## i2c_top
module i2c_top(
input clk, rst, newd, op, stretch,
input [6:0] addr,
input [7:0] din,
output [7:0] dout,
output busy,ack_err,
output done,
output sda, scl
);
export LEC_CHECK = 0
export CAP_MARGIN = 20
export CORE_MARGIN = 2
export CORE_UTILIZATION = 72
export CTS_CLUSTER_DIAMETER = 364
export CTS_CLUSTER_SIZE = 15
export PLACE_DENSITY_LB_ADDON = 0.04
export SETUP_SLACK_MARGIN = 0.4
export SLEW_MARGIN = 40
create_clock -name core_clock -period 2.87 [get_ports {clk}]
run.sh (not shown) runs the stock make flow with config.mk's settings and CLKGATE_MAP_FILE=.
The baseline finished clean.
==> next run, changes <==
==> flow/config.mk (replaced) <==
export PLATFORM = sky130hd
export DESIGN_NAME = i2c_top
export DESIGN_NICKNAME = i2c_top
export VERILOG_FILES = /design/flow/design.v
export SDC_FILE = /design/flow/constraint.sdc
export NUM_CORES = 4
export LEC_CHECK = 0
export CAP_MARGIN = 20
export CORE_MARGIN = 2
export CORE_UTILIZATION = 71
export SLEW_MARGIN = 20
==> flow/constraint.sdc (replaced) <==
create_clock -name core_clock -period 5.14 [get_ports {clk}]
set_input_delay 1.0280 -clock core_clock [delete_from_list [all_inputs] [get_ports {clk}]]
set_output_delay 1.0280 -clock core_clock [all_outputs]
set_load 0.01 [all_outputs]
The new run ran to the end with no violations.
Worst hold slack hardly moves.
Cell area came out lower by a few percent.
Setup slack gets better by 0.94 ns.
Wire length came out lower by a few percent.
Via count came out lower by a few percent.
First-iteration DRC count came out lower by a few percent.
Area after synthesis is unchanged.
Combinational power came out lower by well over a third.
Total power came out lower by well over a third.
Maximum frequency came out lower by a quarter to a third.
==> next run, changes <==
--- a/flow/config.mk
+++ b/flow/config.mk
@@ -8,4 +8,4 @@
 export CAP_MARGIN = 20
 export CORE_MARGIN = 2
-export CORE_UTILIZATION = 71
+export CORE_UTILIZATION = 40
 export SLEW_MARGIN = 20
==> flow/constraint.sdc (replaced) <==
create_clock -name core_clock -period 10.0 [get_ports {clk}]
set_input_delay 2.0000 -clock core_clock [delete_from_list [all_inputs] [get_ports {clk}]]
set_output_delay 2.0000 -clock core_clock [all_outputs]
set_load 0.01 [all_outputs]
After rerunning: The new run ran to the end with no violations. Global-route usage falls by 18 points. Area after synthesis stays the same. Design area rises by 0.47%. Power falls by 48%. Setup slack is better by 3.8 ns. Wire length rises by 4.2%. Register-to-register slack is better by 4.0 ns.
==> next run, changes <==
--- a/flow/config.mk
+++ b/flow/config.mk
@@ -6,6 +6,8 @@
 export NUM_CORES = 4
 export LEC_CHECK = 0
+export ABC_AREA = 1
 export CAP_MARGIN = 20
 export CORE_MARGIN = 2
-export CORE_UTILIZATION = 40
+export CORE_UTILIZATION = 72
+export SETUP_SLACK_MARGIN = 0.45
 export SLEW_MARGIN = 20
==> flow/constraint.sdc (replaced) <==
create_clock -name core_clock -period 2.87 [get_ports {clk}]
set_input_delay 0.5740 -clock core_clock [delete_from_list [all_inputs] [get_ports {clk}]]
set_output_delay 0.5740 -clock core_clock [all_outputs]
set_load 0.01 [all_outputs]
Outcome: Total power rose to 3.5 times its value. Sequential share of layout area fell by 2.3 points. Sequential power rose to 3.6 times its value. Via count rose by 20%. Design area rose by about 4%. Cell count rose by 27%. Core utilization rose by 37 points. Clock skew barely changes. Routed wire length fell by 12%. Die size fell by 43%.

---

i2c_top again, from the RTL that the note above started with.
Settings: LEC_CHECK=0, ABC_AREA=1, CAP_MARGIN=20, CORE_MARGIN=2, CORE_UTILIZATION=40, MAX_ROUTING_LAYER=met4, SLEW_MARGIN=20; clock period 10.0 ns.
Edit:
--- a/flow/config.mk
+++ b/flow/config.mk
@@ -10,4 +10,4 @@
 export CORE_MARGIN = 2
-export CORE_UTILIZATION = 40
-export MAX_ROUTING_LAYER = met4
+export CORE_UTILIZATION = 70
+export CTS_CLUSTER_DIAMETER = 222
 export SLEW_MARGIN = 20
==> flow/constraint.sdc (replaced) <==
create_clock -name core_clock -period 6.72 [get_ports {clk}]
set_input_delay 1.3440 -clock core_clock [delete_from_list [all_inputs] [get_ports {clk}]]
set_output_delay 1.3440 -clock core_clock [all_outputs]
set_load 0.01 [all_outputs]
Outcome: The changed run completed with no timing, DRC or antenna violations; design area is lower by 2.5%; final cell count is lower by 9.9%; via count is higher by 2.7%; wire length is lower by 5.6%.
Edit:
--- a/flow/config.mk
+++ b/flow/config.mk
@@ -7,7 +7,6 @@
 export LEC_CHECK = 0
-export ABC_AREA = 1
 export CAP_MARGIN = 20
 export CORE_MARGIN = 2
-export CORE_UTILIZATION = 70
-export CTS_CLUSTER_DIAMETER = 222
+export CORE_UTILIZATION = 22
+export HOLD_SLACK_MARGIN = 0.29
 export SLEW_MARGIN = 20
==> flow/constraint.sdc (replaced) <==
create_clock -name core_clock -period 10.0 [get_ports {clk}]
set_input_delay 2.0000 -clock core_clock [delete_from_list [all_inputs] [get_ports {clk}]]
set_output_delay 2.0000 -clock core_clock [all_outputs]
set_load 0.01 [all_outputs]
The changed run ran to the end with no violations. Wire length increases by 21%. Hold slack barely changes. Combinational power fell by 52%. Sequential share of layout area is lower by 1.8 points. Power is lower by about 33%. Final cell count came out higher by 0.48%. Sequential power went down by 35%. Design area came out higher by 3.5%.

---

i2c_top again, from the RTL that the note above started with.
clock: 2.87 ns
lec_check: 0
cap_margin: 20
core_margin: 2
core_utilization: 72
cts_cluster_diameter: 395
cts_cluster_size: 15
place_density_lb_addon: 0.04
setup_slack_margin: 0.84
slew_margin: 20
The starting point died in 5_1_grt on ODB-0269.
==> next run, changes <==
CTS_CLUSTER_DIAMETER = not set   (was 395)
PLACE_DENSITY_LB_ADDON = not set   (was 0.04)
SETUP_SLACK_MARGIN = 0.4   (was 0.84)
- Now the flow went through all stages and came out clean
- synthesized cell count is unchanged
- die size stays the same
- synthesized area does not change
==> next run, changes <==
ABC_AREA = 1   (was not set)
CAP_MARGIN = 40   (was 20)
CTS_CLUSTER_DIAMETER = 376   (was not set)
SETUP_SLACK_MARGIN = not set   (was 0.4)
clock period = 6.05 ns   (was 2.87 ns; I/O delays follow)
Result: The new run went through all stages and came out clean. Wire length shrinks by about a fifth. Cell area shrinks by a little under a tenth. Synthesized cell count grows by well over a third. Clock power shrinks by well over a third. Total power shrinks by well over a third. Die size grows by a few percent. Register-to-register slack gets better by 2.1 ns. Setup slack gets better by 2.1 ns. Global-route usage shrinks by 9.5 points. Synthesized area grows by a few percent.
==> next run, changes <==
CAP_MARGIN = 20   (was 40)
CTS_CLUSTER_DIAMETER = not set   (was 376)
CTS_CLUSTER_SIZE = 99   (was 15)
SETUP_SLACK_MARGIN = 0.86   (was not set)
clock period = 2.87 ns   (was 6.05 ns; I/O delays follow)
The new run produced a clean layout.
Combinational power rises by 140%.
Synthesized area does not change.
Final cell count climbs by 3.9%.
==> next run, changes <==
ABC_AREA = not set   (was 1)
CTS_CLUSTER_DIAMETER = 364   (was not set)
CTS_CLUSTER_SIZE = 15   (was 99)
HOLD_SLACK_MARGIN = 0.29   (was not set)
PLACE_DENSITY_LB_ADDON = 0.04   (was not set)
SETUP_SLACK_MARGIN = 0.4   (was 0.86)
SLEW_MARGIN = 40   (was 20)
=> The new run completed with no timing, DRC or antenna violations. Worst setup slack got worse by 0.29 ns. Synthesized cell count decreases by about 33%. Critical path depth decreases by 3. Wire length increases by about 10%. Die size decreases by about 2.3%. Final area decreases by about 2.7%. Cell count decreases by 27%. Register-to-register slack got worse by 0.29 ns. Clock power decreases by 23%. Clock skew increases by 0.013 ns.

---

Setup of build 49:
i2c_top again, from the RTL that the note above started with.
Design i2c_top, start of the top module:
module i2c_top(
input clk, rst, newd, op, stretch,
input [6:0] addr,
input [7:0] din,
output [7:0] dout,
output busy,ack_err,
output done,
output sda, scl
);
export LEC_CHECK = 0
export ABC_AREA = 1
export CAP_MARGIN = 20
export CELL_PAD_IN_SITES_DETAIL_PLACEMENT = 2
export CORE_MARGIN = 2
export CORE_UTILIZATION = 66
export CTS_CLUSTER_SIZE = 29
export GPL_ROUTABILITY_DRIVEN = 0
export GPL_TIMING_DRIVEN = 0
export HOLD_SLACK_MARGIN = 0.29
export MIN_ROUTING_LAYER = met2
export SLEW_MARGIN = 20
export TNS_END_PERCENT = 55
create_clock -name core_clock -period 6.8 [get_ports {clk}]
Build 49 terminated abnormally: detailed placement reported DPL-0033.
The inputs of build 45 differ from those of build 49 as listed below.
Settings: removing GPL_TIMING_DRIVEN (formerly 0); removing ABC_AREA (formerly 1); removing CELL_PAD_IN_SITES_DETAIL_PLACEMENT (formerly 2); changing CTS_CLUSTER_SIZE from 29 to 13; removing TNS_END_PERCENT (formerly 55); removing GPL_ROUTABILITY_DRIVEN (formerly 0); removing MIN_ROUTING_LAYER (formerly met2); removing HOLD_SLACK_MARGIN (formerly 0.29); changing CORE_UTILIZATION from 66 to 70; changing the clock period (ns, I/O delays scaled along) from 6.8 to 2.87.
### Flow results
Build 45 completed end to end; final checks failed (setup timing). Complex-gate fraction of the synthesized area, build 45 and build 49: lower on build 49. Floorplan die width came out lower on build 45 than on build 49. When the final numbers for build 45 and build 49 were put side by side, the core footprint turned out to be smaller in build 45. Comparing build 45 against build 49, there is no change at all in post-synthesis register bit count. On adder and majority gate portion of the synthesized area, build 45 and build 49 are neck and neck. Build 49 → build 45: average size of a mapped cell saw an increase, post-synthesis net count went down 2207. Number of instances in the synthesized netlist (build 45 / build 49): 0.67. Die size was higher in build 49 than in build 45.
The following lists how build 33 was set up differently from build 45:
Settings: changing CORE_UTILIZATION from 70 to 15; removing CTS_CLUSTER_SIZE (formerly 13); changing the clock period (ns, I/O delays scaled along) from 2.87 to 5.16.
--- outcome ---
Build 33 completed every stage of the flow, and the final layout passed the timing, DRC and antenna checks.
Build 33: endpoint required time on the critical path is 2310 ps higher than what build 45 reported.
In build 33, the worst hold slack came out 20 ps above the value in build 45.
Lower flop share of the area was reported by build 33, not build 45.
Changes in build 28 relative to build 33:
Settings: an added CTS_CLUSTER_SIZE of 25; a change of CORE_UTILIZATION from 15 to 70; an added CTS_CLUSTER_DIAMETER of 349; a change of the clock period (ns, I/O delays scaled along) from 5.16 to 6.38.
Results
Against build 33, build 28 reports a switching power as a share of total power that is lower. Build 33 -> build 28: flip-flop and latch count after synthesis delta 0, exact match. Both conditions hold for build 28: the flow ran to the end and the final layout passed the timing, DRC and antenna checks. Against build 33, build 28 comes in about 30% lower on power drawn by the combinational cells. Build 28: pre-CTS setup slack 340 ps above build 33. Taking build 33 as the reference point, the cell area of build 28 falls by 0.0084 mm². Build 28 vs. build 33: diode insertion count for antenna repair saw an increase; number of buffers created by CTS lost about 60%; ratio of final minimum period to clock period has decreased; via count of the first global-routing pass shows a reduction of 4.7%.
The following lists how build 66 was set up differently from build 28:
Settings: putting SETUP_SLACK_MARGIN at -0.44 where nothing was set; swapping 6.38 for 4.4 in the clock period (ns, I/O delays scaled along).
==> results <==
- Comparing build 66 against build 28, there is no change at all in number of sequential cells.
- Build 66 against build 28: number of fill cells saw a decrease; power density normalized to cell area has increased; maximum operating frequency now larger.
- Build 66 reports a lower fraction of area in registers than build 28 does.
- Build 66 ended up with a higher post-detailed-placement half-perimeter wirelength than build 28 did.
- Diff build 28..build 66 | number of nets at floorplan | unchanged
- In the tables for build 28 and build 66, total power draw reads lower with build 28.

---

Starting RTL as in the previous note.
clock: 9.22 ns
lec_check: 0
abc_area: 1
cap_margin: 30
cell_pad_in_sites_detail_placement: 1
core_aspect_ratio: 0.78
core_margin: 10
core_utilization: 43
cts_cluster_size: 23
gpl_routability_driven: 0
gpl_timing_driven: 0
max_routing_layer: met4
min_routing_layer: met1
place_density_lb_addon: 0.14
setup_slack_margin: 1.06
slew_margin: 5
The first run produced a clean layout.
==> next run, changes <==
Settings changed: ABC_AREA 1 to not set, CAP_MARGIN 30 to 20, CELL_PAD_IN_SITES_DETAIL_PLACEMENT 1 to not set, CORE_ASPECT_RATIO 0.78 to not set, CORE_MARGIN 10 to 2, CORE_UTILIZATION 43 to 40, CTS_CLUSTER_SIZE 23 to not set, GPL_ROUTABILITY_DRIVEN 0 to not set, GPL_TIMING_DRIVEN 0 to not set, MAX_ROUTING_LAYER met4 to not set, MIN_ROUTING_LAYER met1 to not set, PLACE_DENSITY_LB_ADDON 0.14 to not set, SETUP_SLACK_MARGIN 1.06 to 0.0, SLEW_MARGIN 5 to 20.
Clock period 9.22 ns to 5.16 ns, I/O delays scaled along.
After rerunning: Setup slack is worse by 2300 ps. Routed wire length goes down by 30%. Non-clock buffer count goes down by 128.

---

i2c_top again, from the RTL that the note above started with.
export LEC_CHECK = 0
export CAP_MARGIN = 20
export CELL_PAD_IN_SITES_GLOBAL_PLACEMENT = 0
export CORE_ASPECT_RATIO = 1.04
export CORE_MARGIN = 2
export CORE_UTILIZATION = 68
export CTS_CLUSTER_SIZE = 34
export GPL_TIMING_DRIVEN = 1
export MAX_ROUTING_LAYER = met4
export MIN_ROUTING_LAYER = met1
export PLACE_DENSITY_LB_ADDON = 0.05
export SETUP_SLACK_MARGIN = -0.0
export SLEW_MARGIN = 20
create_clock -name core_clock -period 4.19 [get_ports {clk}]
Edit:
CELL_PAD_IN_SITES_GLOBAL_PLACEMENT = default   (was 0)
CORE_ASPECT_RATIO = default   (was 1.04)
CORE_UTILIZATION = 57   (was 68)
CTS_CLUSTER_SIZE = 97   (was 34)
GPL_TIMING_DRIVEN = default   (was 1)
MAX_ROUTING_LAYER = default   (was met4)
MIN_ROUTING_LAYER = default   (was met1)
PLACE_DENSITY_LB_ADDON = default   (was 0.05)
SETUP_SLACK_MARGIN = default   (was -0.0)
clock period = 8.96 ns   (was 4.19 ns; I/O delays follow)
Result:
- routed wire length rose by 4.3%
- final area fell by 1.2%
- die size rose by 19%
- critical path depth fell by 2
- setup slack is better by 3700 ps
- total power fell by 51%
- count of clock-buffer cells in the layout rose by 24
- cell count rose by 0.42%
- register-to-register slack is better by 3700 ps

---

run A:
Starting RTL as in the previous note.
==> flow/config.mk <==
export PLATFORM = sky130hd
export DESIGN_NAME = i2c_top
export DESIGN_NICKNAME = i2c_top
export VERILOG_FILES = /design/flow/design.v
export SDC_FILE = /design/flow/constraint.sdc
export NUM_CORES = 4
export LEC_CHECK = 0
export CAP_MARGIN = 0
export CORE_MARGIN = 2
export CORE_UTILIZATION = 72
export CTS_CLUSTER_DIAMETER = 96
export CTS_CLUSTER_SIZE = 23
export PLACE_DENSITY_LB_ADDON = 0.0
export SETUP_SLACK_MARGIN = 0.38
export SLEW_MARGIN = 20
==> flow/constraint.sdc <==
create_clock -name core_clock -period 2.88 [get_ports {clk}]
set_input_delay 0.5760 -clock core_clock [delete_from_list [all_inputs] [get_ports {clk}]]
set_output_delay 0.5760 -clock core_clock [all_outputs]
set_load 0.01 [all_outputs]
For run B, these inputs were changed with respect to run A:
Settings: CORE_UTILIZATION changed from 72 to 40; CAP_MARGIN changed from 0 to 20; SETUP_SLACK_MARGIN removed (was 0.38); CTS_CLUSTER_DIAMETER removed (was 96); PLACE_DENSITY_LB_ADDON removed (was 0.0); CTS_CLUSTER_SIZE removed (was 23); the clock period (ns, I/O delays scaled along) changed from 2.88 to 5.16.
==> comparison <==
Fmax ended up 0.11 GHz lower on run B than on run A.
Against run A as the reference, run B delivers a higher required time at the worst-slack endpoint.
Of the two values seen for termination of the worst setup path, slave.dout[7] was produced by run B and slave.dout[1] by run A.
On share of final layout cell area taken by non-clock buffers: run B sits below run A.
In run B, the worst hold-check slack came out 50 ps above the value in run A.
Diff run A -> run B | cell-internal power | decrease of 30%
Final critical-path setup slack (run B over run A): increase, 1160 ps
Compared to run A, run B has wire length per cell about 8% lower.
Run B -> run A: design area flat
Top fanout value on the critical path: run B > run A
The share of the cycle needed by the critical path after routing number comes out higher for run A vs run B.
The inputs of run C differ from those of run B as listed below.
Settings: SETUP_SLACK_MARGIN now 0.31, previously not set; CAP_MARGIN now 35, was 20; CORE_UTILIZATION now 72, was 40; the clock period (ns, I/O delays scaled along) now 3.15, was 5.16.
## What came out
Number of hold buffers added after CTS came out exactly the same in run B and run C.
Run B → run C: worst hold slack went down, fraction of cell area in non-clock buffers went up.
Run C reports a lower sequential share of layout area than run B does.
Of run B and run C, the run reporting the higher portion of total power attributed to the clock network was run B.
As far as multi-input gate area in the final layout is concerned, run C and run B perform about the same.
Power figures rest on the tool's default switching activity, not on a simulated workload.
